job 8589:
Design lpc10_speech_synthetizer, start of the top module:
module lpc10_speech_synthetizer (
  input  wire              clk,         
  input  wire              reset,       
  input  wire              StartSpeak,
  input  wire              RomData,
  output wire [11:0]       RomAdr,
  output reg  signed [9:0] SampleData,
  output reg               Speaking
);
reg [5:0]  Cnt_8k;
reg [4:0]  CntSegment;
reg [7:0]  CntSample;
reg [11:0] RomAdrIn;
reg        Speak;
reg [3:0]  CodeEnergy;
reg        CodeRepeat;
reg [4:0]  CodePitch;
reg [17:0] CodeK1K4;    
reg [20:0] CodeK5K10;   
wire GetEnergy, GetRepeat, GetPitch, GetK1K4, GetK5K10, ReadRom;
wire Silence, LastFrame, NoK5K10;
function signed [9:0] TabChirp(input [5:0] i);
  case (i)
    0: TabChirp = 0;    1: TabChirp = 42;   2: TabChirp = -44;  3: TabChirp = 50;
    4: TabChirp = -78;  5: TabChirp = 18;   6: TabChirp = 37;   7: TabChirp = 20;
    8: TabChirp = 2;    9: TabChirp = -31;  10: TabChirp = -59; 11: TabChirp = 2;
    12: TabChirp = 95;  13: TabChirp = 90;  14: TabChirp = 5;   15: TabChirp = 15;
    16: TabChirp = 38;  17: TabChirp = -4;  18: TabChirp = -91; 19: TabChirp = -91;
    20: TabChirp = -42; 21: TabChirp = -35; 22: TabChirp = -36; 23: TabChirp = -4;
    24: TabChirp = 37;  25: TabChirp = 43;  26: TabChirp = 34;  27: TabChirp = 33;
    28: TabChirp = 15;  29: TabChirp = -1;  30: TabChirp = -8;  31: TabChirp = -18;
    32: TabChirp = -19; 33: TabChirp = -17; 34: TabChirp = -9;  35: TabChirp = -10;
    36: TabChirp = -6;  37: TabChirp = 0;   38: TabChirp = 3;   39: TabChirp = 2;
    40: TabChirp = 1;
    default: TabChirp = 0;
  endcase
endfunction
function signed [9:0] TabEnergy(input [3:0] i);
  case (i)
    0: TabEnergy = 0;   1: TabEnergy = 0;   2: TabEnergy = 1;   3: TabEnergy = 1;
    4: TabEnergy = 2;   5: TabEnergy = 3;   6: TabEnergy = 5;   7: TabEnergy = 7;
    8: TabEnergy = 10;  9: TabEnergy = 15;  10: TabEnergy = 21; 11: TabEnergy = 30;
  ...
For scale: ~4300 cells after synthesis, roughly 540 flip-flops, about 0.036 mm^2 of cells after synthesis.
make LEC_CHECK=0 CAP_MARGIN=20 CORE_MARGIN=2 CORE_UTILIZATION=72 CTS_CLUSTER_SIZE=32 SETUP_SLACK_MARGIN=-0.75 SLEW_MARGIN=20 finish   # period 13.1 ns
run.sh (not shown) runs the stock make flow with config.mk's settings and CLKGATE_MAP_FILE=.
The layout from job 8589, despite a flow that completed every stage, fails the layout checks, with the failing checks listed as setup timing.
#### Input delta (job 4236 over job 8589)
- changing CORE_UTILIZATION from 72 to 69
- changing CAP_MARGIN from 20 to 5
- setting CTS_CLUSTER_DIAMETER to 295 for the first time
- removing CTS_CLUSTER_SIZE (formerly 32)
- changing SETUP_SLACK_MARGIN from -0.75 to -0.24
- setting ABC_AREA to 1 for the first time
- setting HOLD_SLACK_MARGIN to -0.08 for the first time
- changing the clock period (ns, I/O delays scaled along) from 13.1 to 15.5
## What came out
Net count after synthesis in job 4236 vs job 8589: up 632. Taking job 8589 as the reference point, the summed instance area of the synthesized netlist of job 4236 rises by 890 um^2. Re core utilization at floorplan: job 4236 is 3.3 points down on job 8589. Job 4236 went all the way through synthesis, placement and routing and the layout is clean on timing, DRC and antenna. Compared to job 8589, job 4236 has sequential share of cell area 1.3 points higher. ~same via count in job 4236 and job 8589. The total power of job 4236 is lower than that of job 8589.
The following lists how job 180 was set up differently from job 4236:
- removing ABC_AREA (formerly 1)
- changing CORE_UTILIZATION from 69 to 70
- removing CTS_CLUSTER_DIAMETER (formerly 295)
- removing SETUP_SLACK_MARGIN (formerly -0.24)
- removing HOLD_SLACK_MARGIN (formerly -0.08)
- changing CAP_MARGIN from 5 to 20
- changing the clock period (ns, I/O delays scaled along) from 15.5 to 18.6
Results
Worst setup skew after layout was lower in the run labelled job 4236. Met3 layer wire length in the routed design, job 180 and job 4236: lower on job 4236. Total power after layout: job 180 vs job 4236 down about 17%. Re internal reg-to-reg setup slack: job 4236 was lower than job 180. Job 180 vs job 4236 — area growth from synthesis to final layout dropped 3.1 points. Job 180 vs job 4236 — wire length of the first global-routing pass dropped by a few percent. Count of multi-input gates in job 180 is 172 below job 4236.
Power and IR drop assume default switching activity.
